File: design.v
`timescale 1ns / 1ps
module main(
    input clk,rst,start,
    input [3:0]ip,
    output reg [59:0]ans,
    output reg finish
    );
    parameter [6:0]addr_max=100;
    reg [59:0]max,adder;
    reg [3:0]bram[addr_max-1:0];
    reg [6:0]addr,index,index_max;
    reg [3:0]state;
    always @(posedge clk)
    begin
        if(rst)
        begin
            addr<=0;ans<=0;max<=0;
            index<=0;index_max<=addr_max-12;
            state<=0;
            finish<=1;
        end
        else 
        begin
            case(state)
            0:
            begin
                addr<=0;ans<=adder;max<=0;
                index<=0;index_max<=addr_max-12;
                if(start)
                begin
                    finish<=0;
                    state<=1;
                end
                else finish<=1;
            end
            1:
            begin
                if(addr>=addr_max)
                begin
                    state<=2;
                    addr<=0;
                end
                else 
                begin
                    bram[addr]<=ip;
                    addr<=addr+1;
                end
            end
            2:
            begin
                if(addr<=index_max) 
                begin
                    if(bram[addr]>max[3:0])
                    begin
                        index<=addr;    
                        max[3:0]<=bram[addr];
                    end
                    addr<=addr+1;
                end
                else
                begin
                    addr<=index+1;
                    if(index_max>=99)state<=0;
                    else 
                    begin
                        index_max<=index_max+1;       
                        max<=max<<4;
                    end
                end
            end
            endcase        
        end   
    end
    reg [15:0]c;
    wire [15:0]cin={c[15:1],1'b0};
    genvar i;
    generate 
        for(i=1;i<16;i=i+1)
        begin:bcd_adder
            always @(*)
            begin
                if(rst) 
                begin
                    adder[4*i-1:4*(i-1)]=0;
                    c[i]=0;
                end
                else if(cin[i-1]+max[4*i-1:4*(i-1)]+ans[4*i-1:4*(i-1)]>9)
                begin
                    adder[4*i-1:4*(i-1)]=cin[i-1]+ans[4*i-1:4*(i-1)]+max[4*i-1:4*(i-1)]-10;
                    c[i]=1;
                end
                else
                begin
                    adder[4*i-1:4*(i-1)]=cin[i-1]+ans[4*i-1:4*(i-1)]+max[4*i-1:4*(i-1)];
                    c[i]=0;
                end
            end
        end
    endgenerate
endmodule
File: run.sh
#!/bin/bash
# the make line also repeats each setting of config.mk as NAME=value (left out here)
make -C /OpenROAD-flow-scripts/flow DESIGN_CONFIG=/design/flow/config.mk WORK_HOME=/design/flow/orfs CLKGATE_MAP_FILE= finish
File: config.mk
export PLATFORM = sky130hd
export DESIGN_NAME = main
export DESIGN_NICKNAME = main
export VERILOG_FILES = /design/flow/design.v
export SDC_FILE = /design/flow/constraint.sdc
export NUM_CORES = 4
export LEC_CHECK = 0
export CAP_MARGIN = 20
export CORE_MARGIN = 2
export CORE_UTILIZATION = 66
export CTS_CLUSTER_SIZE = 14
export SLEW_MARGIN = 20
File: constraint.sdc
create_clock -name core_clock -period 18.4 [get_ports {clk}]
set_input_delay 3.6800 -clock core_clock [delete_from_list [all_inputs] [get_ports {clk}]]
set_output_delay 3.6800 -clock core_clock [all_outputs]
set_load 0.01 [all_outputs]
==> results.tsv, run 1 <==
metric	value	unit
die_w	202	um
hpwl	36700	um
drv_cap	0	
warnings	73	
top_cells_by_count	edfxtp_1 (400), nor2_1 (209), inv_1 (162)	
cts_buffers	56	
rr_worst_depth	107	
power.density	88.6	mW/mm2
gp_congestion	0.870	
worstHoldPathCells	2	
switching_share	21.6	%
clock_latency	0.61	ns
worstSetupEndpointType	flop	
finalWorstSetupSlack	-2.88	ns
syn_area_per_cell	12.9	um2
grt_pass1_vias	16800	
ys_sh_xor	1.96	%
ys_sh_mux	10.3	%
netSwitchingPower	0.000584	W
pin_count	68	
cpPeakStageDelay	0.39	ns
fp_util	67.0	%
clkTransAtPathRegs	0.06	ns
finalInstanceArea	0.0305	mm2
syn_inst	2007	
antenna_cells	0	
clock_skew	0.0148	ns
cp_slowest_cell	fa_2	
clock-sinks	552	
adder_share	8.50	%
seq-power	0.00136	W
initialDrtViolationCount	1594	
die_area	0.0409	mm2
most_common_cell	edfxtp_1	
vias	16900	
ant_nets	0	
ys_types	63	
p_clk_share	43.3	%
finalSetupViolCount	11	
edf_count	400	
timing.hold.ws	0.470	ns
r2r_slack	-1.23	ns
area_delta_synth_final	17.4	%
slew_violations	0	
routed_wl	58800	um
rsz0062_at_grt	yes	
crit_path_start	rst	
synth.net_count	2164	
drc	0	
ir_drop	0.130	mV
r2r-start	ans[1]	
crit_fanout	3	
so.violations	negative setup slack	
startpoint_type	input port	
wl_per_cell	21.3	um
ys_seq_share	58.0	%
grt_start_max_net_pins	108	
max_freq	47.0	MHz
p_comb_share	6.4	%
path_depth	103	
register_area	0.0151	mm2
cellLeakagePower	10.4	nW
avgViaCountPerCell	6.12	
p_clk	0.00117	W
crit_top_cell	fa_2	
fin_crit_sh	116	%
crit_end	ans[58]	
async_flop_share	0	%
cts_root_buf	clkbuf_16	
num-fill-cells	2262	
period_minus_slack	21.28	ns
worstPathArrival	21.73	ns
core_area	0.0387	mm2
min_to	max[12]	
fp-row-count	72	
yosysCellCount	2007	
yosysChipArea	0.0260	mm2
fin_nets	2353	
cts_tree	yes	
tns	-19.75	ns
cp_top_family	adder cells	
ys_sh_aoi	7.45	%
place_area	0.0277	mm2
clock_path_buffers	3	
place_ws	-3.61	ns
antenna_found_initial	0	
top_power_group	sequential cells	
yosys.area.top_type_share	46.3	%
logic_area	0.0103	mm2
track_usage	29.1	%
yosys_warnings	1	
place.port_buffers	67	
required	18.84	ns
htree_levels	2	
seqPwrFrac	50.3	%
ys_ff	552	
flop_cell	edfxtp_1	
synthTopLogicFamily	multiplexers	
postCtsHoldBufs	0	
min_from	max[8]	
critPathBufInv	17	
top_area_cell	edfxtp_1	
hold_path_class	reg -> reg	
drt_first_pass_iters	8	
hold_viol	0	
grt_pass1_wl	93000	um
syn_area	0.0260	mm2
crit_type	in -> reg	
r2r_end	ans[58]	
status	complete, but fails checks	
grt_overflow	0	
die_h	202	um
worstMarginPinSlew	1.09	ns
area_leaders	edfxtp_1 (46%), dfxtp_1 (12%), mux4_2 (8.5%)	
max-slew-margin-rel	27.4	%
simple_gate_area_share	9.65	%
p_comb	0.000174	W
p_int	0.00212	W
[per-layer routing]
metal	routed length (um)	up-vias	part of all wire, %	GRT usage [%]
met2	29200	705	50	48.6
met5	0	-	0	0
met3	3840	126	6.5	4.31
met4	1820	0	3.1	9.57
met1	24000	8354	41	39.8
li1	-	7701	-	-
[layout make-up]
class | instances | area share [%]
repair buffers | 228 | 6.26
multi-input cells | 1194 | 33.9
clock inverters | 30 | 1.21
inverters | 164 | 2.06
well taps | 518 | 2.13
flip-flops and latches | 552 | 49.4
clock buffers | 74 | 5.03
[per-stage QoR]
| stage | utilization, % | cells | total power, W |
|---|---|---|---|
| 2_1_floorplan | - | 2007 | 0.00149 |
| 6_report | 78.7 | 2760 | 0.00270 |
| 4_1_cts | 78.1 | 2743 | 0.00271 |
| 5_1_grt | 78.7 | 2760 | 0.00278 |
| 3_3_place_gp | 71.5 | 2579 | 0.00154 |
| 3_5_place_dp | 71.5 | 2579 | 0.00155 |
[timing repair]
item | CTS | global route
setup buffers | 60 | 17
pin swaps | 12 | 14
setup endpoints to repair | 11 | 15
gates resized | 41 | 20
==> run 2: changes to the inputs <==
Settings changed: CORE_UTILIZATION 66 to 40, CTS_CLUSTER_SIZE 14 to not set, SETUP_SLACK_MARGIN set to 5.0.
Clock period 18.4 ns to 24.2 ns, I/O delays scaled along.
==> run 2 against run 1 <==
Against the previous run:
- the run now finishes clean
- core utilization shrank 31 points
- register-to-register slack better by 5.8 ns
- clock power is 18% lower
- die area grew 64%
- critical path depth is 1 higher
- wire length grew 3.7%
- largest cell class unchanged
==> results.tsv, run 2 <==
metric	value	unit	change
status	timing/DRC/antenna clean		
timing.hold.ws	0.474	ns	+0.00366 ns
grt_start_max_net_pins	101		-6.5%
syn_area	0.0260	mm2	unchanged
antenna_found_initial	0		unchanged
vias	16400		-2.7%
cts_tree	yes		
area_delta_synth_final	18.5	%	
avgViaCountPerCell	5.39		-12%
track_usage	18.3	%	-11 points
cellLeakagePower	10.3	nW	-1.6%
rr_worst_depth	108		+0.93%
die_h	259	um	+28%
worstMarginPinSlew	1.15	ns	+0.0652 ns
fin_util	47.8	%	-31 points
clock_skew	0.0357	ns	+0.0209 ns
clock_path_buffers	3		unchanged
register_area	0.0151	mm2	unchanged
top_cells_by_count	edfxtp_1 (400), nor2_1 (209), inv_1 (162)		
ys_sh_mux	10.3	%	unchanged
clock_latency	0.64	ns	+0.03 ns
min_to	max[11]		
hold_path_class	reg -> reg		
drt_first_pass_iters	6		-2
rsz0062_at_grt	yes		
required	24.65	ns	+5.81 ns
cts_buffers	57		+1.8%
p_int	0.00165	W	-22%
grt_pass1_vias	16800		-0.37%
clkTransAtPathRegs	0.06	ns	about the same
syn_inst	2007		unchanged
core_area	0.0643	mm2	+66%
postCtsHoldBufs	0		unchanged
num-fill-cells	5553		+150%
logic_area	0.0104	mm2	+0.81%
antenna_cells	0		unchanged
fp_util	40.3	%	-27 points
max_freq	45.1	MHz	
routed_wl	61000	um	+3.7%
drv_cap	0		unchanged
grt_pass1_wl	95600	um	+2.9%
pin_count	68		unchanged
flop_cell	edfxtp_1		
finalSetupViolCount	0		-11
top_power_group	sequential cells		
initialDrtViolationCount	1311		-18%
cts_root_buf	clkbuf_16		
cpPeakStageDelay	0.44	ns	+0.05 ns
top_area_cell	edfxtp_1		
wl_per_cell	20.0	um	-6.1%
crit_type	in -> reg		
crit_fanout	3		unchanged
yosys.area.top_type_share	46.3	%	unchanged
area_leaders	edfxtp_1 (46%), dfxtp_1 (12%), mux4_2 (8.5%)		
syn_area_per_cell	12.9	um2	unchanged
p_comb	0.000135	W	-22%
drc	0		unchanged
crit_end	ans[58]		
cp_slowest_cell	fa_2		
gp_congestion	0.842		-3.2%
ir_drop	0.0497	mV	-62%
htree_levels	2		unchanged
p_comb_share	6.4	%	about the same
cp_top_family	adder cells		
fin_nets	2302		-2.2%
slew_violations	0		unchanged
clock-sinks	552		unchanged
grt_overflow	0		unchanged
synth.net_count	2164		unchanged
startpoint_type	input port		
crit_path_start	rst		
worstPathArrival	22.63	ns	+0.90 ns
ys_sh_aoi	7.45	%	unchanged
r2r_end	ans[58]		
p_clk_share	45.0	%	+1.7 points
most_common_cell	edfxtp_1		
crit_top_cell	fa_2		
seqPwrFrac	48.6	%	-1.7 points
worstSetupEndpointType	flop		
r2r-start	max[1]		
warnings	69		-5.5%
ys_types	63		unchanged
yosysCellCount	2007		unchanged
die_w	259	um	+28%
min_from	max[7]		
period_minus_slack	22.18	ns	
simple_gate_area_share	9.65	%	unchanged
power.density	69.0	mW/mm2	-22%
worstHoldPathCells	2		unchanged
fp-row-count	93		+29%
ys_seq_share	58.0	%	unchanged
synthTopLogicFamily	multiplexers		
critPathBufInv	17		unchanged
seq-power	0.00103	W	-24%
fin_crit_sh	91.7	%	-24 points
ys_ff	552		unchanged
r2r_slack	4.58	ns	+5.81 ns
async_flop_share	0	%	unchanged
place.port_buffers	67		unchanged
ant_nets	0		unchanged
p_clk	0.000954	W	-18%
yosysChipArea	0.0260	mm2	unchanged
max-slew-margin-rel	22.9	%	-4.5 points
adder_share	8.50	%	unchanged
path_depth	104		+0.97%
switching_share	22.2	%	+0.60 points
hpwl	38800	um	+5.7%
yosys_warnings	1		unchanged
edf_count	400		unchanged
netSwitchingPower	0.000471	W	-19%
ys_sh_xor	1.96	%	unchanged
die_area	0.0669	mm2	+64%
hold_viol	0		unchanged
## run 2: area by class of cell
| cell class | instances | area share (%) |
|---|---|---|
| flip-flops and latches | 552 | 49.0 |
| multi-input cells | 1194 | 33.8 |
| repair buffers | 176 | 4.95 |
| clock buffers | 65 | 4.81 |
| well taps | 855 | 3.48 |
| inverters | 164 | 2.04 |
| clock inverters | 42 | 1.88 |
## run 2: repair_timing
action | CTS | global route
pin swaps | 28 | 14
setup endpoints to repair | 15 | 15
resized | 47 | 32
buffers inserted | 70 | 19
## run 2: stage by stage
step	power (W)	instances	setup slack (ns)	area, um2	TNS [ns]
finish	0.00212	3048	2.02	30800	0
detailed placement	0.00118	2851	-0.296	27700	-0.824
global route	0.00219	3048	0.951	30800	0
floorplan	0.00113	2007	0.814	26300	0
CTS	0.00214	3028	2.33	30400	0
global placement	0.00117	2849	0.346	27600	0
## run 2: layer usage
metal / global-route usage, % / vias up / share of wire (%)
li1: - / 7595 / -
met1: 23.8 / 8202 / 42
met2: 31.0 / 511 / 50
met3: 2.97 / 114 / 5.8
met4: 6.28 / 0 / 3.0
met5: 0 / - / 0
==> run 3: changes to the inputs <==
Settings changed: CAP_MARGIN 20 to 0, GPL_TIMING_DRIVEN set to 0, HOLD_SLACK_MARGIN set to -0.06, SETUP_SLACK_MARGIN 5.0 to not set, TNS_END_PERCENT set to 45.
Clock period 24.2 ns to 25.0 ns, I/O delays scaled along.
==> run 3 against run 2 <==
Against the previous run:
- combinational power about the same
- clock power decreased by 6.2%
- power decreased by 4.5%
- sequential power about the same
- final cell count increased by 0.56%
- largest cell class unchanged
==> results.tsv, run 3 <==
metric	value	unit	change
ys_types	63		unchanged
r2r-start	max[1]		
period_minus_slack	24.07	ns	
clock_path_buffers	3		unchanged
edf_count	400		unchanged
worstHoldPathCells	2		unchanged
clock_latency	0.64	ns	about the same
rr_worst_depth	105		-2.8%
cp_top_family	adder cells		
startpoint_type	input port		
top_area_cell	edfxtp_1		
yosys_warnings	1		unchanged
ir_drop	0.0548	mV	+10%
p_int	0.00157	W	-4.8%
hpwl	45000	um	+16%
worstSetupEndpointType	flop		
crit_type	in -> reg		
cpPeakStageDelay	0.45	ns	about the same
grt_pass1_vias	16900		+0.88%
grt_pass1_wl	100000	um	+4.9%
finalSetupViolCount	0		unchanged
gp_congestion	0.869		+3.2%
clkTransAtPathRegs	0.06	ns	about the same
finalPower	0.00203	W	-4.5%
antenna_cells	0		unchanged
cp_slowest_cell	fa_2		
ys_sh_xor	1.96	%	unchanged
ys_sh_aoi	7.45	%	unchanged
clock_skew	0.0308	ns	-0.00484 ns
area_leaders	edfxtp_1 (46%), dfxtp_1 (12%), mux4_2 (8.5%)		
crit_fanout	9		+6
die_w	259	um	unchanged
top_cells_by_count	edfxtp_1 (400), nor2_1 (209), inv_1 (162)		
fin_crit_sh	96.3	%	+4.6 points
r2r_end	ans[58]		
yosysChipArea	0.0260	mm2	unchanged
ys_sh_mux	10.3	%	unchanged
async_flop_share	0	%	unchanged
pin_count	68		unchanged
cts_tree	yes		
crit_top_cell	fa_2		
most_common_cell	edfxtp_1		
warnings	59		-14%
p_clk_share	44.2	%	-0.8 points
grt_overflow	0		unchanged
top_power_group	sequential cells		
fp_util	40.3	%	unchanged
fin_util	47.0	%	-0.76 points
yosysCellCount	2007		unchanged
die_h	259	um	unchanged
drt_first_pass_iters	5		-1
netSwitchingPower	0.000456	W	-3.3%
die_area	0.0669	mm2	unchanged
antenna_found_initial	1		+1
place.port_buffers	66		-1.5%
adder_share	8.50	%	unchanged
ant_nets	0		unchanged
max-slew-margin-rel	26.0	%	+3.2 points
p_comb_share	6.7	%	+0.3 points
routed_wl	65200	um	+6.9%
min_to	max[56]		
p_clk	0.000895	W	-6.2%
finalInstanceArea	0.0303	mm2	-1.6%
wl_per_cell	21.3	um	+6.3%
place_area	0.0279	mm2	+0.73%
simple_gate_area_share	9.65	%	unchanged
yosys.area.top_type_share	46.3	%	unchanged
area_delta_synth_final	16.6	%	
seq-power	0.000996	W	about the same
cellLeakagePower	10.0	nW	-2.2%
hold_viol	0		unchanged
flop_cell	edfxtp_1		
switching_share	22.5	%	+0.28 points
cts_buffers	58		+1.8%
status	timing/DRC/antenna clean		
seqPwrFrac	49.2	%	+0.6 points
drv_cap	0		unchanged
htree_levels	2		unchanged
clock-sinks	552		unchanged
worstMarginPinSlew	1.09	ns	-0.0600 ns
path_depth	101		-2.9%
synthTopLogicFamily	multiplexers		
min_from	max[56]		
vias	16400		+0.13%
drc	0		unchanged
grt_start_max_net_pins	81		-20%
syn_area	0.0260	mm2	unchanged
fin_nets	2318		+0.70%
ys_seq_share	58.0	%	unchanged
core_area	0.0643	mm2	unchanged
power.density	66.9	mW/mm2	-3.0%
track_usage	19.7	%	+1.4 points
fp-row-count	93		unchanged
fin_cells	3065		+0.56%
r2r_slack	3.84	ns	-0.74 ns
cts_root_buf	clkbuf_16		
syn_area_per_cell	12.9	um2	unchanged
avgViaCountPerCell	5.37		-0.42%
crit_path_start	rst		
placed_cells	2932		+2.8%
worstPathArrival	24.53	ns	+1.90 ns
postCtsHoldBufs	0		unchanged
max_freq	41.5	MHz	
initialDrtViolationCount	1353		+3.2%
p_comb	0.000135	W	about the same
hold_path_class	reg -> reg		
slew_violations	0		unchanged
ys_ff	552		unchanged
synth.net_count	2164		unchanged
syn_inst	2007		unchanged
critPathBufInv	17		unchanged
crit_end	ans[58]		
required	25.46	ns	+0.81 ns
-- run 3: stage by stage --
stage	hold slack, ns	setup WS, ns	setup TNS, ns
after detailed placement	0.458	-3.99	-24.70
after global placement	0.460	-3.73	-22.25
final	0.465	0.933	0
after floorplan	0.437	0.0590	0
after CTS	0.467	0.00968	0
after global routing	0.499	-0.241	-0.618
-- run 3: area by class of cell --
cell class / count / area [um2]
Buffer: 96 / 472
Inverter: 164 / 623
Clock buffer: 75 / 1560
Tap cell: 855 / 1070
Timing Repair Buffer: 95 / 948
Multi-Input combinational cell: 1194 / 10100
Clock inverter: 34 / 430
Fill cell: 5667 / 34100
Sequential cell: 552 / 15100
-- run 3: per-layer routing --
| layer | vias up | global-route usage, % | share of wire, % |
|---|---|---|---|
| li1 | 7636 | - | - |
| met3 | 98 | 3.32 | 5.5 |
| met1 | 8258 | 25.5 | 42 |
| met5 | - | 0 | 0.017 |
| met4 | 2 | 5.43 | 2.4 |
| met2 | 450 | 34.1 | 50 |
-- run 3: timing repair --
item                       CTS  global route
setup endpoints to repair   11             7
pin swaps                   10            11
hold endpoints to repair     0             0
buffers inserted            10            15
gates cloned                 0             0
gates resized               20            34
==> run 4: changes to the inputs <==
Settings changed: ABC_AREA set to 1, CAP_MARGIN 0 to 35, CORE_ASPECT_RATIO set to 1.31, CORE_UTILIZATION 40 to 72, CTS_CLUSTER_SIZE set to 42, GPL_ROUTABILITY_DRIVEN set to 0, GPL_TIMING_DRIVEN 0 to 1, HOLD_SLACK_MARGIN -0.06 to not set, PLACE_DENSITY_LB_ADDON set to 0.14, SETUP_SLACK_MARGIN set to 4.2, SLEW_MARGIN 20 to 5, TNS_END_PERCENT 45 to 65.
Clock period 25.0 ns to 14.1 ns, I/O delays scaled along.
==> run 4 against run 3 <==
Against the previous run:
- the layout now fails its checks (negative setup slack)
- cell area grew 0.59%
- sequential share of layout area shrank 0.26 points
- power rose by 70%
- core utilization increased by 36 points
- synthesized area is 2.9% higher
- critical endpoint unchanged
==> results.tsv, run 4 <==
metric	value	unit	change
status	complete, but fails checks		
so.violations	negative setup slack		
cp_slowest_cell	fa_2		
required	14.61	ns	-10.85 ns
place_ws	-5.31	ns	-1.33 ns
num-fill-cells	1972		-65%
p_comb	0.000312	W	+130%
area_delta_synth_final	14.0	%	
core_area	0.0365	mm2	-43%
grt_pass1_vias	20500		+21%
die_h	224	um	-13%
top_area_cell	edfxtp_1		
grt_overflow	0		unchanged
max-slew-margin-rel	34.8	%	+8.8 points
ys_seq_share	56.4	%	-1.6 points
yosysChipArea	0.0267	mm2	+2.9%
ys_sh_mux	0	%	-10 points
worstSetupEndpointType	flop		
synth.net_count	2908		+34%
crit_path_start	rst		
pin_count	68		unchanged
crit_type	in -> reg		
top_cells_by_count	nand2_1 (700), edfxtp_1 (400), nand3_1 (345)		
grt_pass1_wl	102000	um	+1.3%
most_common_cell	nand2_1		
hold_path_class	reg -> reg		
edf_count	400		unchanged
warnings	65		+10%
clock-sinks	552		unchanged
drt_first_pass_iters	7		+2
p_clk	0.00137	W	+53%
ys_sh_aoi	6.56	%	-0.89 points
finalPower	0.00344	W	+70%
syn_inst	2751		+37%
crit_fanout	6		-3
startpoint_type	input port		
finalSetupViolCount	19		+19
r2r_slack	-4.04	ns	-7.88 ns
clock_path_buffers	3		unchanged
p_comb_share	9.1	%	+2.4 points
yosys_warnings	1		unchanged
ys_sh_xor	2.13	%	+0.18 points
fin_util	83.3	%	+36 points
crit_top_cell	fa_2		
die_area	0.0387	mm2	-42%
p_clk_share	39.7	%	-4.5 points
hold_viol	0		unchanged
ys_types	43		-32%
drv_cap	0		unchanged
syn_area	0.0267	mm2	+2.9%
fp_util	73.1	%	+33 points
seqPwrFrac	51.2	%	+2.0 points
hpwl	40400	um	-10%
antenna_found_initial	0		-1
cts_buffers	50		-14%
yosys.area.top_type_share	45.0	%	-1.3 points
clock_latency	0.59	ns	-0.05 ns
syn_area_per_cell	9.71	um2	-25%
drc	0		unchanged
slew_violations	0		unchanged
die_w	172	um	-33%
path_depth	104		+3.0%
ys_ff	552		unchanged
avgViaCountPerCell	6.05		+13%
async_flop_share	0	%	unchanged
area_leaders	edfxtp_1 (45%), dfxtp_1 (11%), nand2_1 (9.8%)		
min_from	finish		
postCtsHoldBufs	0		unchanged
ir_drop	0.115	mV	+110%
fin_nets	3025		+31%
clkTransAtPathRegs	0.07	ns	about the same
grt_start_max_net_pins	101		+25%
routed_wl	66800	um	+2.5%
logic_area	0.0104	mm2	+3.0%
worstPathArrival	19.56	ns	-4.97 ns
adder_share	8.27	%	-0.24 points
cts_root_buf	clkbuf_16		
simple_gate_area_share	20.4	%	+11 points
initialDrtViolationCount	2138		+58%
r2r-start	ans[1]		
synthTopLogicFamily	simple AND/OR/NAND/NOR gates		
cpPeakStageDelay	0.46	ns	about the same
worstHoldPathCells	2		unchanged
power.density	113	mW/mm2	+69%
rr_worst_depth	109		+3.8%
cp_top_family	adder cells		
r2r_end	ans[58]		
clock_skew	0.0127	ns	-0.0181 ns
netSwitchingPower	0.000839	W	+84%
critPathBufInv	17		unchanged
min_to	finish		
seq-power	0.00176	W	+77%
switching_share	24.4	%	+1.9 points
vias	20600		+25%
top_power_group	sequential cells		
rsz0062_at_grt	yes		
flop_cell	edfxtp_1		
fp-row-count	80		-14%
cellLeakagePower	11.9	nW	+18%
period_minus_slack	19.06	ns	
fin_crit_sh	135	%	+39 points
register_area	0.0151	mm2	about the same
antenna_cells	0		unchanged
worstMarginPinSlew	0.978	ns	-0.116 ns
p_int	0.00260	W	+66%
place.port_buffers	67		+1.5%
cts_tree	yes		
finalWorstSetupSlack	-4.96	ns	-5.89 ns
wl_per_cell	19.7	um	-7.6%
htree_levels	2		unchanged
crit_end	ans[58]		
max_freq	52.5	MHz	
ant_nets	0		unchanged
track_usage	33.9	%	+14 points
yosysCellCount	2751		+37%
tns	-49.32	ns	-49.32 ns
==> run 4: layout make-up <==
class / instances / share of cell area [%]
Clock inverter: 33 / 1.11
Sequential cell: 552 / 49.5
Clock buffer: 59 / 4.29
Inverter: 240 / 3.03
Tap cell: 492 / 2.02
Multi-Input combinational cell: 1829 / 34.2
Timing Repair Buffer: 195 / 5.89
==> run 4: repair_timing <==
action	in CTS	in global routing
endpoints found under the setup margin	32	35
pin swaps	12	40
gates cloned	0	0
gates resized	27	80
buffers inserted	16	21
==> run 4: layer usage <==
layer | up-vias | share of wire [%] | GRT usage [%]
met4 | 0 | 5.3 | 17.6
met3 | 272 | 8.4 | 6.21
met5 | - | 0 | 0
met2 | 1130 | 51 | 58.9
li1 | 9444 | - | -
met1 | 9730 | 35 | 40.1
==> run 4: metrics by stage <==
stage                     hold WS, ns  instances  cell area (um2)
after global placement          0.447       3261            27900
after global routing            0.511       3400            30400
after CTS                       0.482       3378            30000
after detailed placement        0.450       3270            28100
after floorplan                 0.453       2751            26800
final                           0.476       3400            30400
==> run 5: changes to the inputs <==
Settings changed: ABC_AREA 1 to not set, CAP_MARGIN 35 to 20, CORE_ASPECT_RATIO 1.31 to not set, CORE_UTILIZATION 72 to 66, CTS_CLUSTER_SIZE 42 to 58, GPL_ROUTABILITY_DRIVEN 0 to not set, GPL_TIMING_DRIVEN 1 to not set, PLACE_DENSITY_LB_ADDON 0.14 to not set, SETUP_SLACK_MARGIN 4.2 to 2.23, SLEW_MARGIN 5 to 20, TNS_END_PERCENT 65 to not set.
Clock period 14.1 ns to 17.4 ns, I/O delays scaled along.
==> run 5 against run 4 <==
Against the previous run:
- the layout still fails its checks (negative setup slack)
- synthesized area down 2.8%
- via count decreased by 18%
- core utilization down 5.2 points
- largest power group unchanged
- synthesized cell count decreased by 27%
==> results.tsv, run 5 <==
metric	value	unit	change
fp-row-count	72		-10%
ys_sh_mux	10.3	%	+10 points
simple_gate_area_share	9.65	%	-11 points
p_clk	0.00118	W	-10%
ys_sh_aoi	7.45	%	+0.89 points
status	complete, but fails checks		
period_minus_slack	21.04	ns	
pin_count	68		unchanged
grt_pass1_wl	93800	um	-7.7%
hold_path_class	reg -> reg		
hpwl	37300	um	-7.8%
initialDrtViolationCount	1503		-30%
grt_start_max_net_pins	105		+4.0%
worstMarginPinSlew	1.08	ns	+0.105 ns
fin_nets	2328		-23%
die_w	202	um	+17%
clock_skew	0.0252	ns	+0.0124 ns
core_area	0.0387	mm2	+6.0%
path_depth	104		unchanged
p_comb	0.000184	W	-41%
grt_pass1_vias	17000		-17%
htree_levels	2		unchanged
grt_overflow	0		unchanged
crit_end	ans[59]		
crit_fanout	3		-3
crit_path_start	rst		
critPathBufInv	18		+1
area_delta_synth_final	16.5	%	
clock_latency	0.63	ns	+0.04 ns
p_comb_share	6.6	%	-2.5 points
vias	16800		-18%
edf_count	400		unchanged
required	17.91	ns	+3.30 ns
finalSetupViolCount	13		-6
cellLeakagePower	10.3	nW	-14%
yosys_warnings	1		unchanged
so.violations	negative setup slack		
clkTransAtPathRegs	0.06	ns	about the same
max_freq	47.5	MHz	
routed_wl	59100	um	-12%
postCtsHoldBufs	0		unchanged
ys_sh_xor	1.96	%	-0.18 points
antenna_cells	0		unchanged
tns	-26.78	ns	+22.54 ns
adder_share	8.50	%	+0.24 points
min_to	max[35]		
top_power_group	sequential cells		
finalWorstSetupSlack	-3.64	ns	+1.31 ns
yosys.area.top_type_share	46.3	%	+1.3 points
ys_types	63		+47%
gp_congestion	0.852		
yosysChipArea	0.0260	mm2	-2.8%
hold_viol	0		unchanged
cts_root_buf	clkbuf_16		
slew_violations	0		unchanged
min_from	max[31]		
timing.hold.ws	0.463	ns	-0.0140 ns
power.density	92.5	mW/mm2	-18%
seqPwrFrac	51.3	%	about the same
synth.net_count	2164		-26%
fp_util	67.0	%	-6.1 points
drv_cap	0		unchanged
cp_top_family	adder cells		
netSwitchingPower	0.000630	W	-25%
yosysCellCount	2007		-27%
register_area	0.0151	mm2	about the same
die_h	202	um	-9.8%
max-slew-margin-rel	27.6	%	-7.2 points
r2r-start	ans[1]		
cp_slowest_cell	fa_2		
syn_area	0.0260	mm2	-2.8%
r2r_end	ans[59]		
ant_nets	0		unchanged
track_usage	29.5	%	-4.4 points
most_common_cell	edfxtp_1		
place_ws	-4.60	ns	+0.718 ns
p_int	0.00217	W	-17%
ys_ff	552		unchanged
worstSetupEndpointType	flop		
rsz0062_at_grt	yes		
crit_type	in -> reg		
rr_worst_depth	108		-0.92%
worstHoldPathCells	2		unchanged
antenna_found_initial	0		unchanged
startpoint_type	input port		
logic_area	0.0104	mm2	-0.16%
cts_tree	yes		
synthTopLogicFamily	multiplexers		
clock-sinks	552		unchanged
drt_first_pass_iters	5		-2
syn_inst	2007		-27%
top_cells_by_count	edfxtp_1 (400), nor2_1 (209), inv_1 (162)		
switching_share	22.5	%	-1.9 points
drc	0		unchanged
worstPathArrival	21.56	ns	+2.00 ns
clock_path_buffers	3		unchanged
avgViaCountPerCell	6.15		+1.7%
wl_per_cell	21.6	um	+9.9%
fin_crit_sh	121	%	-14 points
ir_drop	0.102	mV	-11%
async_flop_share	0	%	unchanged
finalPower	0.00280	W	-19%
syn_area_per_cell	12.9	um2	+33%
area_leaders	edfxtp_1 (46%), dfxtp_1 (12%), mux4_2 (8.5%)		
p_clk_share	42.1	%	+2.4 points
crit_top_cell	fa_2		
place.port_buffers	67		unchanged
top_area_cell	edfxtp_1		
num-fill-cells	2327		+18%
seq-power	0.00143	W	-19%
flop_cell	edfxtp_1		
cpPeakStageDelay	0.44	ns	-0.02 ns
warnings	71		+9.2%
die_area	0.0409	mm2	+5.9%
ys_seq_share	58.0	%	+1.6 points
r2r_slack	-2.17	ns	+1.87 ns
cts_buffers	55		+10%
run 5: timing repair:
action,in CTS,in global routing
setup buffers,25,16
hold endpoints to repair,0,0
setup endpoints to repair,20,23
pin swaps,12,16
resized,51,24
run 5: final cells by class:
type,count,area share (%)
multi-input combinational,1194,34.3
sequential,552,49.8
inverter,164,2.08
clock inverter,37,1.15
clock buffer,66,4.76
timing repair buffer,204,5.72
tap,518,2.14
run 5: per-stage QoR:
step | utilization (%) | cell area, um2 | std cells
2_1_floorplan | - | 26300 | 2007
3_3_place_gp | 71.7 | 27800 | 2590
3_5_place_dp | 71.7 | 27800 | 2590
4_1_cts | 77.5 | 30000 | 2718
5_1_grt | 78.1 | 30200 | 2735
6_report | 78.1 | 30200 | 2735
run 5: metal layers:
metal	track usage, %	share of wire [%]	vias up
met5	0	0	-
met4	10.4	3.2	0
met3	4.18	6.5	149
met2	49.3	49	646
met1	40.3	41	8395
li1	-	-	7643
==> run 6: changes to the inputs <==
Settings changed: CAP_MARGIN 20 to 0, CORE_UTILIZATION 66 to 18, CTS_CLUSTER_SIZE 58 to not set, GPL_TIMING_DRIVEN set to 0, HOLD_SLACK_MARGIN set to -0.06, PLACE_DENSITY set to 0.48, SETUP_SLACK_MARGIN 2.23 to not set, SLEW_MARGIN 20 to 0, TNS_END_PERCENT set to 45.
Clock period 17.4 ns to 25.0 ns, I/O delays scaled along.
==> run 6 against run 5 <==
Against the previous run:
- die area grew to 3.6 times the previous value
- via count shrank 2.9%
- combinational power fell by 24%
- clock power fell by 22%
- critical endpoint is now ans[57]
- sequential cell count unchanged
- non-clock buffer count is 16 lower
- largest cell class unchanged
- now clean on timing, DRC and antenna
==> results.tsv, run 6 <==
metric	value	unit	change
status	timing/DRC/antenna clean		
finalInstanceArea	0.0317	mm2	+4.7%
startpoint_type	input port		
max-slew-margin-rel	32.4	%	+4.8 points
cp_slowest_cell	fa_2		
slew_violations	0		unchanged
finalWorstSetupSlack	1.11	ns	+4.75 ns
adder_share	8.50	%	unchanged
clock-sinks	552		unchanged
top_power_group	sequential cells		
place.port_buffers	66		-1.5%
cpPeakStageDelay	0.45	ns	about the same
syn_inst	2007		unchanged
crit_end	ans[57]		
timing.hold.ws	0.478	ns	+0.0157 ns
fin_crit_sh	95.6	%	-25 points
r2r-start	ans[1]		
pin_count	68		unchanged
path_depth	101		-2.9%
clkTransAtPathRegs	0.06	ns	about the same
m1WireLength	33600	um	+39%
flop_cell	edfxtp_1		
r2r_slack	4.13	ns	+6.30 ns
cts_tree	yes		
yosysChipArea	0.0260	mm2	unchanged
switching_share	23.3	%	+0.74 points
dr.max_layer_used	met5		
cts_buffers	61		+11%
clock_skew	0.0266	ns	+0.00147 ns
wl_per_cell	17.6	um	-18%
place_ws	-4.22	ns	+0.374 ns
p_comb_share	6.8	%	+0.2 points
simple_gate_area_share	9.65	%	unchanged
warnings	59		-17%
ys_sh_aoi	7.45	%	unchanged
min_to	max[48]		
top_cells_by_count	edfxtp_1 (400), nor2_1 (209), inv_1 (162)		
ys_seq_share	58.0	%	unchanged
synthTopLogicFamily	multiplexers		
netSwitchingPower	0.000477	W	-24%
avgViaCountPerCell	3.97		-36%
rr_worst_depth	104		-3.7%
p_clk_share	44.7	%	+2.6 points
period_minus_slack	23.89	ns	
die_area	0.147	mm2	+260%
seq-power	0.000996	W	-30%
crit_path_start	rst		
power.density	64.8	mW/mm2	-30%
grt_overflow	0		unchanged
wl_met3	3340	um	-13%
fp-row-count	139		+93%
area_leaders	edfxtp_1 (46%), dfxtp_1 (12%), mux4_2 (8.5%)		
p_comb	0.000139	W	-24%
crit_type	in -> reg		
ys_sh_mux	10.3	%	unchanged
ys_sh_xor	1.96	%	unchanged
ir_drop	0.0603	mV	-41%
crit_top_cell	fa_2		
area_delta_synth_final	22.0	%	
crit_fanout	10		+7
cts_root_buf	clkbuf_16		
grt_start_max_net_pins	81		-23%
grt_pass1_vias	16700		-1.5%
required	25.55	ns	+7.64 ns
async_flop_share	0	%	unchanged
p_int	0.00157	W	-27%
placed_cells	3980		+54%
ys_ff	552		unchanged
hpwl	51100	um	+37%
syn_area_per_cell	12.9	um2	unchanged
initialDrtViolationCount	1225		-18%
fp_util	18.1	%	-49 points
synth.net_count	2164		unchanged
syn_area	0.0260	mm2	unchanged
met2_length	34400	um	+18%
yosys_warnings	1		unchanged
cellLeakagePower	10.0	nW	-2.2%
clock_path_buffers	3		unchanged
ant_nets	0		unchanged
gp_congestion	0.784		-7.9%
hold_viol	0		unchanged
grt_pass1_wl	109000	um	+16%
die_h	384	um	+90%
cp_top_family	adder cells		
finalPower	0.00205	W	-27%
p_clk	0.000917	W	-22%
core_area	0.143	mm2	+270%
antenna_found_initial	2		+2
most_common_cell	edfxtp_1		
routed_wl	72600	um	+23%
fin_nets	2318		-0.43%
seqPwrFrac	48.6	%	-2.7 points
track_usage	9.77	%	-20 points
worstHoldPathCells	2		unchanged
top_area_cell	edfxtp_1		
die_w	384	um	+90%
r2r_end	ans[57]		
htree_levels	2		unchanged
postCtsHoldBufs	0		unchanged
fin_cells	4119		+51%
ys_types	63		unchanged
min_from	max[44]		
critPathBufInv	17		-1
drt_first_pass_iters	5		unchanged
worstPathArrival	24.43	ns	+2.87 ns
worstSetupEndpointType	flop		
max_freq	41.9	MHz	
drv_cap	0		unchanged
yosys.area.top_type_share	46.3	%	unchanged
drc	0		unchanged
yosysCellCount	2007		unchanged
hold_path_class	reg -> reg		
clock_latency	0.65	ns	+0.02 ns
finalSetupViolCount	0		-13
place_area	0.0292	mm2	+4.9%
vias	16300		-2.9%
edf_count	400		unchanged
worstMarginPinSlew	1.00	ns	-0.0835 ns
-- run 6: area by class of cell --
type	instances	area (um2)
inverter	164	618
fill	15300	112000
sequential	552	15100
clock buffer	74	1610
timing repair buffer	91	918
multi-input combinational	1194	10200
tap	1903	2380
antenna	3	7.51
clock inverter	41	429
buffer	97	489
-- run 6: through the flow --
stage          TNS (ns)  util [%]
2_1_floorplan         0         -
3_5_place_dp     -27.54      20.4
5_1_grt          -0.413      22.1
4_1_cts               0      21.9
6_report              0      22.1
3_3_place_gp     -27.76      20.3
-- run 6: what timing repair did --
| action | in CTS | in global routing |
|---|---|---|
| buffers inserted | 9 | 12 |
| setup endpoints to repair | 11 | 7 |
| pin swaps | 9 | 19 |
| resized | 20 | 50 |
-- run 6: layer usage --
| metal | GRT usage, % | vias up |
|---|---|---|
| met5 | 0 | - |
| met4 | 2.19 | 2 |
| met3 | 1.63 | 93 |
| met2 | 16.1 | 377 |
| met1 | 13.4 | 8210 |
| li1 | - | 7667 |
==> run 7: changes to the inputs <==
Settings changed: CAP_MARGIN 0 to 15, CORE_MARGIN 2 to 10, CORE_UTILIZATION 18 to 32, CTS_CLUSTER_DIAMETER set to 387, GPL_TIMING_DRIVEN 0 to not set, HOLD_SLACK_MARGIN -0.06 to not set, MIN_ROUTING_LAYER set to met2, PLACE_DENSITY 0.48 to not set, PLACE_DENSITY_LB_ADDON set to 0.1, SLEW_MARGIN 0 to 35, TNS_END_PERCENT 45 to 20.
Clock period 25.0 ns to 22.4 ns, I/O delays scaled along.
==> run 7 against run 6 <==
Against the previous run:
- non-clock buffer count down 55
- clock power is about 20% higher
- cell area shrank 3.4%
- critical path depth down 2
- synthesized cell count did not move
- still clean on timing, DRC and antenna
- final cell count down 22%
- first-iteration DRC count rose by 110%
- worst setup slack got worse by 0.61 ns
- largest cell class unchanged
- via count is 31% higher
- combinational power is essentially flat
- sequential power increased by about 10%
- critical path type unchanged
==> results.tsv, run 7 <==
metric	value	unit	change
power.density	77.2	mW/mm2	+19%
crit_type	in -> reg		
routed_wl	66900	um	-7.9%
top_power_group	sequential cells		
startpoint_type	input port		
vias	21400		+31%
ys_ff	552		unchanged
cp_top_family	adder cells		
placed_cells	3103		-22%
min_to	max[20]		
p_clk_share	46.8	%	+2.1 points
most_common_cell	edfxtp_1		
worstSetupEndpointType	flop		
clock-sinks	552		unchanged
max-slew-margin-rel	38.6	%	+6.2 points
ys_types	63		unchanged
cts_root_buf	clkbuf_16		
min_from	max[16]		
track_usage	21.3	%	+11 points
place_area	0.0282	mm2	-3.1%
gp_congestion	0.813		+3.7%
warnings	67		+14%
antenna_found_initial	2		unchanged
worstHoldPathCells	2		unchanged
ys_seq_share	58.0	%	unchanged
r2r_end	ans[58]		
cts_tree	yes		
fin_crit_sh	97.7	%	+2.2 points
cellLeakagePower	10.0	nW	about the same
seqPwrFrac	47.3	%	-1.3 points
area_leaders	edfxtp_1 (46%), dfxtp_1 (12%), mux4_2 (8.5%)		
crit_path_start	rst		
yosysCellCount	2007		unchanged
max_freq	45.7	MHz	
num-fill-cells	7674		-50%
r2r_slack	2.66	ns	-1.47 ns
fin_cells	3230		-22%
status	timing/DRC/antenna clean		
logic_area	0.0102	mm2	+0.20%
hpwl	42800	um	-16%
hold_path_class	reg -> reg		
grt_start_max_net_pins	101		+25%
cp_slowest_cell	fa_2		
required	22.85	ns	-2.70 ns
yosys_warnings	1		unchanged
wl_per_cell	20.7	um	+17%
flop_cell	edfxtp_1		
avgViaCountPerCell	6.62		+67%
seq-power	0.00112	W	+10%
hold_viol	0		unchanged
drv_cap	0		unchanged
critPathBufInv	16		-1
place.port_buffers	67		+1.5%
synth.net_count	2164		unchanged
clock_path_buffers	3		unchanged
rr_worst_depth	103		-0.96%
path_depth	99		-2.0%
core_area	0.0804	mm2	-44%
fp-row-count	104		-25%
initialDrtViolationCount	2624		+110%
clock_skew	0.0403	ns	+0.0137 ns
p_int	0.00183	W	+16%
worstPathArrival	22.35	ns	-2.08 ns
clock_latency	0.63	ns	-0.02 ns
die_area	0.0929	mm2	-37%
ys_sh_aoi	7.45	%	unchanged
syn_area_per_cell	12.9	um2	unchanged
die_w	305	um	-21%
ant_nets	0		unchanged
register_area	0.0151	mm2	about the same
top_cells_by_count	edfxtp_1 (400), nor2_1 (209), inv_1 (162)		
rsz0062_at_grt	yes		
fp_util	32.3	%	+14 points
crit_end	ans[58]		
syn_area	0.0260	mm2	unchanged
adder_share	8.50	%	unchanged
cpPeakStageDelay	0.53	ns	+0.08 ns
simple_gate_area_share	9.65	%	unchanged
top_area_cell	edfxtp_1		
netSwitchingPower	0.000536	W	+12%
clkTransAtPathRegs	0.05	ns	about the same
slew_violations	0		unchanged
edf_count	400		unchanged
drc	0		unchanged
period_minus_slack	21.89	ns	
p_clk	0.00111	W	+20%
grt_pass1_wl	103000	um	-5.5%
async_flop_share	0	%	unchanged
grt_pass1_vias	25100		+50%
synthTopLogicFamily	multiplexers		
ys_sh_xor	1.96	%	unchanged
finalInstanceArea	0.0306	mm2	-3.4%
switching_share	22.7	%	-0.56 points
finalSetupViolCount	0		unchanged
pin_count	68		unchanged
drt_first_pass_iters	8		+3
p_comb_share	5.9	%	-0.9 points
grt_overflow	0		unchanged
tns	0	ns	unchanged
yosys.area.top_type_share	46.3	%	unchanged
area_delta_synth_final	17.8	%	
htree_levels	3		+1
cts_buffers	67		+9.8%
ir_drop	0.0526	mV	-13%
fin_nets	2269		-2.1%
die_h	305	um	-21%
worstMarginPinSlew	0.914	ns	-0.0854 ns
ys_sh_mux	10.3	%	unchanged
p_comb	0.000139	W	about the same
crit_top_cell	fa_2		
crit_fanout	3		-7
syn_inst	2007		unchanged
yosysChipArea	0.0260	mm2	unchanged
r2r-start	max[1]		
[run 7: per-layer routing]
metal	part of all wire [%]	track usage, %	up-vias
li1	-	-	7483
met1	0	-	7731
met2	54	25.4	5895
met3	41	29.2	282
met4	4.2	3.33	2
met5	0.099	1.37	-
[run 7: through the flow]
stage / setup slack [ns] / total power, W / hold slack [ns] / utilization, %
after global routing: -0.771 / 0.00245 / 0.500 / 38.0
after CTS: 0.183 / 0.00238 / 0.475 / 37.9
after detailed placement: -0.415 / 0.00128 / 0.468 / 35.1
after global placement: -0.138 / 0.00128 / 0.463 / 35.1
final: 0.505 / 0.00236 / 0.471 / 38.0
after floorplan: -0.626 / 0.00122 / 0.437 / -
[run 7: cell type report]
type                       instances  area share, %
sequential                       552           49.2
multi-input combinational       1194           33.3
clock buffer                      98           6.23
tap                             1060           4.34
timing repair buffer             133           3.82
inverter                         164           2.04
clock inverter                    25           1.03
antenna                            4         0.0327
[run 7: repair_timing]
item	4_1_cts	5_1_grt
gates resized	0	13
setup buffers	0	0
endpoints found under the setup margin	0	6
hold endpoints to repair	0	0
hold buffers	0	0
==> run 8: changes to the inputs <==
Settings changed: ABC_AREA set to 1, CAP_MARGIN 15 to 40, CELL_PAD_IN_SITES_DETAIL_PLACEMENT set to 0, CORE_MARGIN 10 to 2, CORE_UTILIZATION 32 to 26, CTS_CLUSTER_DIAMETER 387 to not set, MIN_ROUTING_LAYER met2 to not set, PLACE_DENSITY set to 0.52, PLACE_DENSITY_LB_ADDON 0.1 to not set, SLEW_MARGIN 35 to 20, TNS_END_PERCENT 20 to 70.
Clock period 22.4 ns to 24.9 ns, I/O delays scaled along.
==> run 8 against run 7 <==
Against the previous run:
- synthesized area rose by 2.9%
- clock power fell by 19%
- first-iteration DRC count fell by 51%
- core utilization fell by 8.0 points
- largest cell class unchanged
- largest power group unchanged
- still clean
- final cell count rose by 30%
==> results.tsv, run 8 <==
metric	value	unit	change
hold_viol	0		unchanged
seqPwrFrac	48.1	%	+0.8 points
grt_overflow	0		unchanged
critPathBufInv	16		unchanged
worstPathArrival	23.47	ns	+1.12 ns
flop_cell	edfxtp_1		
ys_sh_xor	2.13	%	+0.18 points
pin_count	68		unchanged
antenna_found_initial	1		-1
startpoint_type	input port		
postCtsHoldBufs	0		unchanged
async_flop_share	0	%	unchanged
routed_wl	69600	um	+4.1%
adder_share	8.27	%	-0.24 points
cpPeakStageDelay	0.44	ns	-0.09 ns
min_to	index[6]		
finalPower	0.00207	W	-12%
worstHoldPathCells	2		unchanged
crit_type	in -> reg		
p_int	0.00156	W	-14%
crit_end	ans[58]		
slew_violations	0		unchanged
worstSetupEndpointType	flop		
clkTransAtPathRegs	0.06	ns	about the same
finalWorstSetupSlack	1.99	ns	+1.48 ns
synth.net_count	2908		+34%
switching_share	24.7	%	+2.0 points
r2r_slack	5.18	ns	+2.52 ns
crit_top_cell	nand2_1		
p_comb	0.000173	W	+24%
top_cells_by_count	nand2_1 (700), edfxtp_1 (400), nand3_1 (345)		
status	timing/DRC/antenna clean		
p_clk	0.000903	W	-19%
placed_cells	4080		+31%
ys_seq_share	56.4	%	-1.6 points
crit_fanout	37		+34
ys_sh_aoi	6.56	%	-0.89 points
clock_path_buffers	3		unchanged
path_depth	96		-3.0%
grt_pass1_wl	109000	um	+6.1%
r2r-start	max[0]		
yosysCellCount	2751		+37%
cts_buffers	59		-12%
ys_ff	552		unchanged
drc	0		unchanged
yosysChipArea	0.0267	mm2	+2.9%
most_common_cell	nand2_1		
place_ws	1.29	ns	+1.70 ns
avgViaCountPerCell	4.48		-32%
area_delta_synth_final	14.6	%	
top_area_cell	edfxtp_1		
simple_gate_area_share	20.4	%	+11 points
area_leaders	edfxtp_1 (45%), dfxtp_1 (11%), nand2_1 (9.8%)		
crit_path_start	rst		
yosys.area.top_type_share	45.0	%	-1.3 points
grt_start_max_net_pins	201		+99%
min_from	index[6]		
ant_nets	0		unchanged
clock-sinks	552		unchanged
rr_worst_depth	99		-3.9%
num-fill-cells	10600		+38%
required	25.46	ns	+2.61 ns
core_area	0.102	mm2	+27%
seq-power	0.000999	W	-10%
clock_skew	0.0505	ns	+0.0102 ns
gp_congestion	0.813		about the same
fin_nets	2931		+29%
cts_tree	yes		
top_power_group	sequential cells		
syn_area_per_cell	9.71	um2	-25%
cts_root_buf	clkbuf_16		
drv_cap	0		unchanged
tns	0	ns	unchanged
synthTopLogicFamily	simple AND/OR/NAND/NOR gates		
cellLeakagePower	11.5	nW	+15%
finalSetupViolCount	0		unchanged
fp_util	26.2	%	-6.1 points
drt_first_pass_iters	5		-3
hold_path_class	reg -> reg		
clock_latency	0.64	ns	about the same
p_clk_share	43.5	%	-3.3 points
netSwitchingPower	0.000513	W	-4.3%
max_freq	43.6	MHz	
ir_drop	0.0555	mV	+5.5%
power.density	67.8	mW/mm2	-12%
fin_cells	4192		+30%
cp_top_family	adder cells		
place.port_buffers	67		unchanged
hpwl	43900	um	+2.5%
fin_util	30.0	%	-8.0 points
ys_types	43		-32%
warnings	62		-7.5%
track_usage	13.0	%	-8.2 points
die_h	324	um	+6.4%
p_comb_share	8.3	%	+2.4 points
htree_levels	2		-1
period_minus_slack	22.91	ns	
die_area	0.105	mm2	+13%
ys_sh_mux	0	%	-10 points
rsz0062_at_grt	no		
wl_per_cell	16.6	um	-20%
edf_count	400		unchanged
vias	18800		-12%
cp_slowest_cell	fa_1		
yosys_warnings	1		unchanged
r2r_end	ans[58]		
max-slew-margin-rel	36.3	%	-2.3 points
cts_resized	0		unchanged
fin_crit_sh	92.0	%	-5.7 points
grt_pass1_vias	18400		-27%
postCtsSetupBuffers	0		unchanged
die_w	324	um	+6.4%
antenna_cells	0		-4
initialDrtViolationCount	1294		-51%
syn_area	0.0267	mm2	+2.9%
worstMarginPinSlew	0.956	ns	+0.0413 ns
fp-row-count	117		+13%
syn_inst	2751		+37%
## run 8: through the flow
step	cell area (um2)	hold WS, ns
2_1_floorplan	26700	0.453
3_3_place_gp	28500	0.468
3_5_place_dp	28600	0.472
4_1_cts	30600	0.482
5_1_grt	30600	0.503
6_report	30600	0.480
## run 8: final cells by class
cell class              count  area (um2)  area share (%)
multi-input cells        1829        9960            32.6
repair buffers             92         978            3.20
clock inverters            37         405            1.32
clock buffers              74        1580            5.15
well taps                1368        1710            5.59
flip-flops and latches    552       15100            49.2
inverters                 240         907            2.96
## run 8: routing by layer
metal  up-vias  track usage (%)  part of all wire (%)
met3        90             2.41                   6.1
met5         -                0                 0.016
met1      8976             17.9                    46
met4         2             3.02                   2.0
met2       422             21.1                    46
li1       9302                -                     -
==> run 9: changes to the inputs <==
Settings changed: CAP_MARGIN 40 to 15, CELL_PAD_IN_SITES_DETAIL_PLACEMENT 0 to not set, CORE_ASPECT_RATIO set to 0.5, CORE_UTILIZATION 26 to 72, CTS_CLUSTER_DIAMETER set to 206, CTS_CLUSTER_SIZE set to 15, HOLD_SLACK_MARGIN set to 0.29, PLACE_DENSITY 0.52 to not set, PLACE_DENSITY_LB_ADDON set to 0.08, SETUP_SLACK_MARGIN set to -1.29, SLEW_MARGIN 20 to 15, TNS_END_PERCENT 70 to not set.
Clock period 24.9 ns to 13.5 ns, I/O delays scaled along.
==> run 9 against run 8 <==
Against the previous run:
- the layout now fails its checks (negative setup slack)
- clock power grew 27%
- sequential cell count is the same
- global-route usage grew 20 points
- sequential power grew 84%
- critical path type unchanged
- critical endpoint is now ans[59]
- largest power group unchanged
- highest routed layer is now met4
==> results.tsv, run 9 <==
metric	value	unit	change
slew_violations	0		unchanged
top_cells_by_count	nand2_1 (700), edfxtp_1 (400), nand3_1 (345)		
status	complete, but fails checks		
yosys_warnings	1		unchanged
r2r-start	ans[0]		
drv_cap	0		unchanged
power.density	112	mW/mm2	+65%
yosys.area.top_type_share	45.0	%	unchanged
max-slew-margin-rel	24.6	%	-12 points
ys_types	43		unchanged
clock_skew	0.0226	ns	-0.0279 ns
most_common_cell	nand2_1		
synth.net_count	2908		unchanged
die_h	140	um	-57%
required	13.99	ns	-11.47 ns
placed_cells	3266		-20%
worstPathArrival	19.21	ns	-4.26 ns
rr_worst_depth	101		+2.0%
area_leaders	edfxtp_1 (45%), dfxtp_1 (11%), nand2_1 (9.8%)		
worstMarginPinSlew	1.13	ns	+0.175 ns
met2_length	30100	um	-6.2%
num-fill-cells	2166		-80%
hold_viol	0		unchanged
vias	20200		+7.3%
finalWorstSetupSlack	-5.22	ns	-7.21 ns
cts_tree	yes		
fin_cells	3337		-20%
wl_met3	6590	um	+55%
die_area	0.0387	mm2	-63%
cts_buffers	42		-29%
ys_ff	552		unchanged
crit_end	ans[59]		
syn_area	0.0267	mm2	unchanged
edf_count	400		unchanged
top_power_group	sequential cells		
cp_slowest_cell	fa_2		
ys_sh_xor	2.13	%	unchanged
yosysCellCount	2751		unchanged
p_comb_share	9.5	%	+1.2 points
r2r_slack	-4.37	ns	-9.55 ns
p_clk	0.00115	W	+27%
track_usage	33.0	%	+20 points
warnings	74		+19%
grt_pass1_wl	101000	um	-7.2%
cts_root_buf	clkbuf_16		
hold_path_class	reg -> reg		
crit_type	in -> reg		
period_minus_slack	18.72	ns	
avgViaCountPerCell	6.04		+35%
synthTopLogicFamily	simple AND/OR/NAND/NOR gates		
worstHoldPathCells	2		unchanged
flop_cell	edfxtp_1		
simple_gate_area_share	20.4	%	unchanged
critPathBufInv	16		unchanged
ys_sh_aoi	6.56	%	unchanged
finalInstanceArea	0.0295	mm2	-3.6%
seq-power	0.00184	W	+84%
cpPeakStageDelay	0.47	ns	+0.03 ns
place.port_buffers	67		unchanged
yosysChipArea	0.0267	mm2	unchanged
logic_area	0.0103	mm2	+3.3%
ys_seq_share	56.4	%	unchanged
crit_path_start	rst		
cp_top_family	adder cells		
cellLeakagePower	11.5	nW	-0.40%
grt_start_max_net_pins	114		-43%
p_clk_share	34.7	%	-8.8 points
initialDrtViolationCount	2416		+87%
core_area	0.0362	mm2	-64%
finalSetupViolCount	19		+19
grt_pass1_vias	20000		+8.9%
wl_per_cell	19.2	um	+15%
place_area	0.0280	mm2	-2.0%
worstSetupEndpointType	flop		
die_w	276	um	-15%
drt_first_pass_iters	6		+1
crit_top_cell	fa_2		
startpoint_type	input port		
seqPwrFrac	55.7	%	+7.6 points
p_int	0.00249	W	+60%
min_from	finish		
top_area_cell	edfxtp_1		
antenna_found_initial	0		-1
crit_fanout	3		-92%
ant_nets	0		unchanged
ir_drop	0.102	mV	+84%
place_ws	-5.45	ns	-6.74 ns
syn_inst	2751		unchanged
fin_nets	2998		+2.3%
r2r_end	ans[59]		
clock_latency	0.57	ns	-0.07 ns
netSwitchingPower	0.000807	W	+57%
m1WireLength	25300	um	-20%
fp-row-count	49		-58%
clock_path_buffers	3		unchanged
path_depth	98		+2.1%
clock-sinks	552		unchanged
dr.max_layer_used	met4		
drc	0		unchanged
antenna_cells	0		unchanged
adder_share	8.27	%	unchanged
switching_share	24.5	%	-0.27 points
grt_overflow	0		unchanged
fp_util	73.7	%	+47 points
ys_sh_mux	0	%	unchanged
min_to	finish		
p_comb	0.000315	W	+82%
so.violations	negative setup slack		
clkTransAtPathRegs	0.07	ns	about the same
syn_area_per_cell	9.71	um2	unchanged
htree_levels	2		unchanged
routed_wl	64000	um	-8.1%
hpwl	38500	um	-12%
area_delta_synth_final	10.5	%	
fin_crit_sh	139	%	+47 points
register_area	0.0151	mm2	about the same
max_freq	53.4	MHz	
rsz0062_at_grt	yes		
pin_count	68		unchanged
gp_congestion	0.903		+11%
async_flop_share	0	%	unchanged
## run 9: final cells by class
class                           count  share of cell area (%)
Clock inverter                      3                   0.127
Inverter                          240                    3.10
Timing Repair Buffer              176                    5.01
Tap cell                          484                    2.05
Sequential cell                   552                    51.1
Clock buffer                       53                    3.77
Multi-Input combinational cell   1829                    34.9
## run 9: per-layer routing
layer / GRT usage (%) / vias up
met5: 0 / -
met4: 11.4 / 0
li1: - / 9367
met3: 6.91 / 171
met1: 43.9 / 9527
met2: 54.7 / 1091
## run 9: what timing repair did
action | 4_1_cts | 5_1_grt
gates resized | 17 | 41
endpoints found under the setup margin | 15 | 19
setup buffers | 35 | 10
hold endpoints to repair | 0 | 0
hold buffers | 0 | 0
pin swaps | 7 | 30
## run 9: metrics by stage
stage | setup TNS [ns] | util (%) | hold slack, ns | power (W)
6_report | -54.61 | 81.4 | 0.453 | 0.00330
2_1_floorplan | -56.29 | - | 0.453 | 0.00209
3_3_place_gp | -53.70 | 77.3 | 0.438 | 0.00217
3_5_place_dp | -60.32 | 77.3 | 0.443 | 0.00218
5_1_grt | -67.45 | 81.4 | 0.496 | 0.00339
4_1_cts | -58.40 | 81.3 | 0.457 | 0.00330
==> run 10: changes to the inputs <==
Settings changed: CORE_ASPECT_RATIO 0.5 to not set, CORE_UTILIZATION 72 to 68, CTS_CLUSTER_DIAMETER 206 to not set, CTS_CLUSTER_SIZE 15 to 17, HOLD_SLACK_MARGIN 0.29 to not set, PLACE_DENSITY_LB_ADDON 0.08 to not set, SETUP_SLACK_MARGIN -1.29 to not set, SLEW_MARGIN 15 to 20.
Clock period 13.5 ns to 14.1 ns, I/O delays scaled along.
==> run 10 against run 9 <==
Against the previous run:
- still fails the layout checks on negative setup slack
- core utilization fell by 3.2 points
- clock-buffer cell count grew 13
- clock skew is 0.010 ns lower
- critical path type unchanged
- critical endpoint unchanged
==> results.tsv, run 10 <==
metric	value	unit	change
place.port_buffers	67		unchanged
ir_drop	0.0871	mV	-15%
crit_end	ans[59]		
routed_wl	64800	um	+1.4%
simple_gate_area_share	20.4	%	unchanged
area_delta_synth_final	13.5	%	
initialDrtViolationCount	1983		-18%
fp-row-count	72		+47%
cts_tree	yes		
clock_skew	0.0123	ns	-0.0103 ns
syn_area_per_cell	9.71	um2	unchanged
avgViaCountPerCell	5.86		-3.0%
period_minus_slack	18.68	ns	
area_leaders	edfxtp_1 (45%), dfxtp_1 (11%), nand2_1 (9.8%)		
cp_slowest_cell	fa_2		
fin_nets	3020		+0.73%
switching_share	23.9	%	-0.55 points
cellLeakagePower	11.8	nW	+3.2%
p_comb	0.000295	W	-6.3%
rsz0062_at_grt	yes		
synth.net_count	2908		unchanged
tns	-43.59	ns	+11.02 ns
yosys.area.top_type_share	45.0	%	unchanged
yosys_warnings	1		unchanged
crit_fanout	3		unchanged
worstPathArrival	19.20	ns	about the same
startpoint_type	input port		
htree_levels	2		unchanged
finalPower	0.00353	W	+6.8%
seqPwrFrac	50.1	%	-5.6 points
ant_nets	0		unchanged
core_area	0.0387	mm2	+6.9%
path_depth	98		unchanged
cts_buffers	55		+31%
yosysCellCount	2751		unchanged
syn_inst	2751		unchanged
seq-power	0.00177	W	-4%
clock-sinks	552		unchanged
crit_type	in -> reg		
antenna_found_initial	1		+1
p_int	0.00268	W	+7.6%
grt_pass1_wl	102000	um	+0.42%
hpwl	39300	um	+2.0%
r2r-start	ans[0]		
edf_count	400		unchanged
drc	0		unchanged
cts_root_buf	clkbuf_16		
syn_area	0.0267	mm2	unchanged
wl_per_cell	18.9	um	-1.3%
async_flop_share	0	%	unchanged
hold_viol	0		unchanged
ys_sh_aoi	6.56	%	unchanged
min_to	finish		
grt_start_max_net_pins	111		-2.6%
p_clk_share	41.5	%	+6.8 points
die_w	202	um	-27%
clock_path_buffers	3		unchanged
drt_first_pass_iters	6		unchanged
synthTopLogicFamily	simple AND/OR/NAND/NOR gates		
drv_cap	0		unchanged
rr_worst_depth	101		unchanged
r2r_end	ans[59]		
fin_crit_sh	132	%	-6.2 points
num-fill-cells	2564		+18%
timing.hold.ws	0.462	ns	+0.00902 ns
required	14.63	ns	+0.64 ns
worstSetupEndpointType	flop		
power.density	116	mW/mm2	+3.9%
clkTransAtPathRegs	0.06	ns	about the same
die_area	0.0409	mm2	+5.5%
pin_count	68		unchanged
hold_path_class	reg -> reg		
status	complete, but fails checks		
max_freq	53.5	MHz	
max-slew-margin-rel	25.9	%	+1.3 points
ys_types	43		unchanged
ys_sh_xor	2.13	%	unchanged
adder_share	8.27	%	unchanged
p_clk	0.00146	W	+27%
yosysChipArea	0.0267	mm2	unchanged
ys_ff	552		unchanged
worstMarginPinSlew	1.11	ns	-0.0214 ns
top_cells_by_count	nand2_1 (700), edfxtp_1 (400), nand3_1 (345)		
most_common_cell	nand2_1		
slew_violations	0		unchanged
so.violations	negative setup slack		
critPathBufInv	16		unchanged
r2r_slack	-3.68	ns	+0.69 ns
gp_congestion	0.882		-2.4%
clock_latency	0.61	ns	+0.04 ns
cpPeakStageDelay	0.46	ns	about the same
p_comb_share	8.4	%	-1.1 points
fp_util	68.9	%	-4.8 points
ys_seq_share	56.4	%	unchanged
top_power_group	sequential cells		
grt_pass1_vias	19800		-1.1%
top_area_cell	edfxtp_1		
warnings	69		-6.8%
antenna_cells	0		unchanged
die_h	202	um	+44%
grt_overflow	0		unchanged
finalSetupViolCount	19		unchanged
netSwitchingPower	0.000843	W	+4.4%
crit_top_cell	fa_2		
vias	20100		-0.39%
flop_cell	edfxtp_1		
finalWorstSetupSlack	-4.58	ns	+0.649 ns
place_ws	-5.06	ns	+0.385 ns
cp_top_family	adder cells		
min_from	finish		
worstHoldPathCells	2		unchanged
track_usage	31.7	%	-1.3 points
crit_path_start	rst		
ys_sh_mux	0	%	unchanged
## run 10: cell type report
type | instances | area [um2] | area share, %
clock buffers | 66 | 1460 | 4.81
inverters | 240 | 921 | 3.04
repair buffers | 185 | 1580 | 5.20
multi-input cells | 1829 | 10300 | 33.9
clock inverters | 36 | 350 | 1.16
flip-flops and latches | 552 | 15100 | 49.7
well taps | 518 | 648 | 2.14
## run 10: routing by layer
metal,up-vias,wire length (um),global-route usage [%]
met5,-,13,0
met4,2,2210,11.9
met3,169,5420,6.30
met2,914,31900,53.9
met1,9550,25300,40.5
li1,9442,-,-
## run 10: metrics by stage
stage,cells,cell area (um2),util (%)
final,3426,30300,78.3
after global routing,3426,30300,78.3
after CTS,3417,30000,77.6
after detailed placement,3290,28000,72.2
after global placement,3290,28000,72.2
after floorplan,2751,26800,-
## run 10: timing repair
item	4_1_cts	5_1_grt
setup buffers	25	12
hold buffers	0	0
gates resized	26	38
pin swaps	26	15
hold endpoints to repair	0	0
setup endpoints to repair	19	19
==> run 11: changes to the inputs <==
Settings changed: CTS_CLUSTER_SIZE 17 to 51, GPL_TIMING_DRIVEN set to 0, MAX_ROUTING_LAYER set to met5, MIN_ROUTING_LAYER set to met1, SETUP_SLACK_MARGIN set to -1.35, SLEW_MARGIN 20 to 5.
Clock period 14.1 ns to 29.6 ns, I/O delays scaled along.
==> run 11 against run 10 <==
Against the previous run:
- the run now finishes clean
- wire length up 22%
- largest cell class unchanged
- cell area fell by 1.7%
- final cell count is 0.41% higher
- critical path type unchanged
==> results.tsv, run 11 <==
metric	value	unit	change
worstSetupEndpointType	flop		
ys_ff	552		unchanged
grt_pass1_vias	20900		+5.6%
place.port_buffers	66		-1.5%
warnings	61		-12%
yosys.area.top_type_share	45.0	%	unchanged
grt_pass1_wl	120000	um	+18%
finalPower	0.00169	W	-52%
flop_cell	edfxtp_1		
yosysCellCount	2751		unchanged
critPathBufInv	17		+1
pin_count	68		unchanged
cts_buffers	54		-1.8%
grt_start_max_net_pins	86		-23%
fin_crit_sh	85.9	%	-47 points
clock_skew	0.0211	ns	+0.00876 ns
p_comb_share	10.7	%	+2.3 points
crit_end	ans[58]		
yosysChipArea	0.0267	mm2	unchanged
clkTransAtPathRegs	0.06	ns	about the same
path_depth	97		-1.0%
hold_viol	0		unchanged
synth.net_count	2908		unchanged
crit_path_start	rst		
worstMarginPinSlew	1.15	ns	+0.0380 ns
track_usage	39.2	%	+7.5 points
rsz0062_at_grt	no		
drc	0		unchanged
top_area_cell	edfxtp_1		
top_cells_by_count	nand2_1 (700), edfxtp_1 (400), nand3_1 (345)		
ys_sh_aoi	6.56	%	unchanged
max_freq	39.3	MHz	
async_flop_share	0	%	unchanged
cts_tree	yes		
simple_gate_area_share	20.4	%	unchanged
ys_types	43		unchanged
yosys_warnings	1		unchanged
hpwl	53100	um	+35%
worstHoldPathCells	2		unchanged
startpoint_type	input port		
core_area	0.0387	mm2	unchanged
cpPeakStageDelay	0.53	ns	+0.07 ns
p_int	0.00125	W	-53%
min_to	finish		
drv_cap	0		unchanged
worstPathArrival	25.98	ns	+6.78 ns
r2r-start	max[0]		
syn_inst	2751		unchanged
seq-power	0.000838	W	-53%
switching_share	25.7	%	+1.8 points
postCtsHoldBufs	0		unchanged
min_from	finish		
finalSetupViolCount	0		-19
ys_sh_xor	2.13	%	unchanged
fin_util	76.9	%	-1.4 points
rr_worst_depth	99		-2.0%
cts_root_buf	clkbuf_16		
cts_resized	0		-100%
max-slew-margin-rel	22.9	%	-3.0 points
syn_area_per_cell	9.71	um2	unchanged
ys_sh_mux	0	%	unchanged
fp_util	68.9	%	unchanged
p_comb	0.000181	W	-39%
status	timing/DRC/antenna clean		
clock-sinks	552		unchanged
postCtsSetupBuffers	0		-100%
adder_share	8.27	%	unchanged
ant_nets	0		unchanged
crit_fanout	10		+7
r2r_slack	8.91	ns	+12.59 ns
ys_seq_share	56.4	%	unchanged
timing.hold.ws	0.480	ns	+0.0174 ns
die_h	202	um	unchanged
die_w	202	um	unchanged
area_leaders	edfxtp_1 (45%), dfxtp_1 (11%), nand2_1 (9.8%)		
antenna_found_initial	1		unchanged
netSwitchingPower	0.000433	W	-49%
initialDrtViolationCount	2942		+48%
ir_drop	0.0484	mV	-44%
gp_congestion	0.994		+13%
most_common_cell	nand2_1		
fin_nets	3034		+0.46%
routed_wl	79300	um	+22%
clock_latency	0.63	ns	+0.02 ns
synthTopLogicFamily	simple AND/OR/NAND/NOR gates		
wl_per_cell	23.0	um	+22%
die_area	0.0409	mm2	unchanged
seqPwrFrac	49.7	%	-0.4 points
cellLeakagePower	11.7	nW	-1.3%
period_minus_slack	25.44	ns	
grt_overflow	0		unchanged
htree_levels	2		unchanged
clock_path_buffers	3		unchanged
finalInstanceArea	0.0298	mm2	-1.7%
p_clk	0.000667	W	-54%
hold_path_class	reg -> reg		
crit_top_cell	nand2_1		
tns	0	ns	+43.59 ns
avgViaCountPerCell	6.16		+5.1%
r2r_end	ans[58]		
drt_first_pass_iters	13		+7
cp_slowest_cell	clkbuf_1		
power.density	56.6	mW/mm2	-51%
vias	21200		+5.6%
fp-row-count	72		unchanged
top_power_group	sequential cells		
p_clk_share	39.6	%	-1.9 points
edf_count	400		unchanged
area_delta_synth_final	11.6	%	
cp_top_family	adder cells		
crit_type	in -> reg		
place_area	0.0281	mm2	+0.43%
syn_area	0.0267	mm2	unchanged
slew_violations	0		unchanged
required	30.14	ns	+15.51 ns
run 11: cell type report:
type / count / area [um2]
Sequential cell: 552 / 15100
Multi-Input combinational cell: 1829 / 9960
Fill cell: 2653 / 8950
Clock buffer: 75 / 1490
Inverter: 240 / 906
Buffer: 130 / 778
Timing Repair Buffer: 70 / 746
Tap cell: 518 / 648
Clock inverter: 24 / 194
Antenna cell: 2 / 5.00
run 11: metrics by stage:
step	setup WS (ns)	instances
final	4.16	3440
after global routing	2.35	3438
after CTS	4.24	3438
after detailed placement	3.75	3339
after global placement	4.28	3335
after floorplan	6.63	2751
run 11: per-layer routing:
metal | part of all wire [%] | vias to the layer above | global-route usage, %
met5 | 0 | - | 0
met3 | 12 | 323 | 8.84
li1 | - | 9493 | -
met1 | 35 | 9913 | 49.0
met2 | 47 | 1465 | 63.6
met4 | 5.9 | 0 | 21.9
Power is estimated from default activity; no workload was simulated.
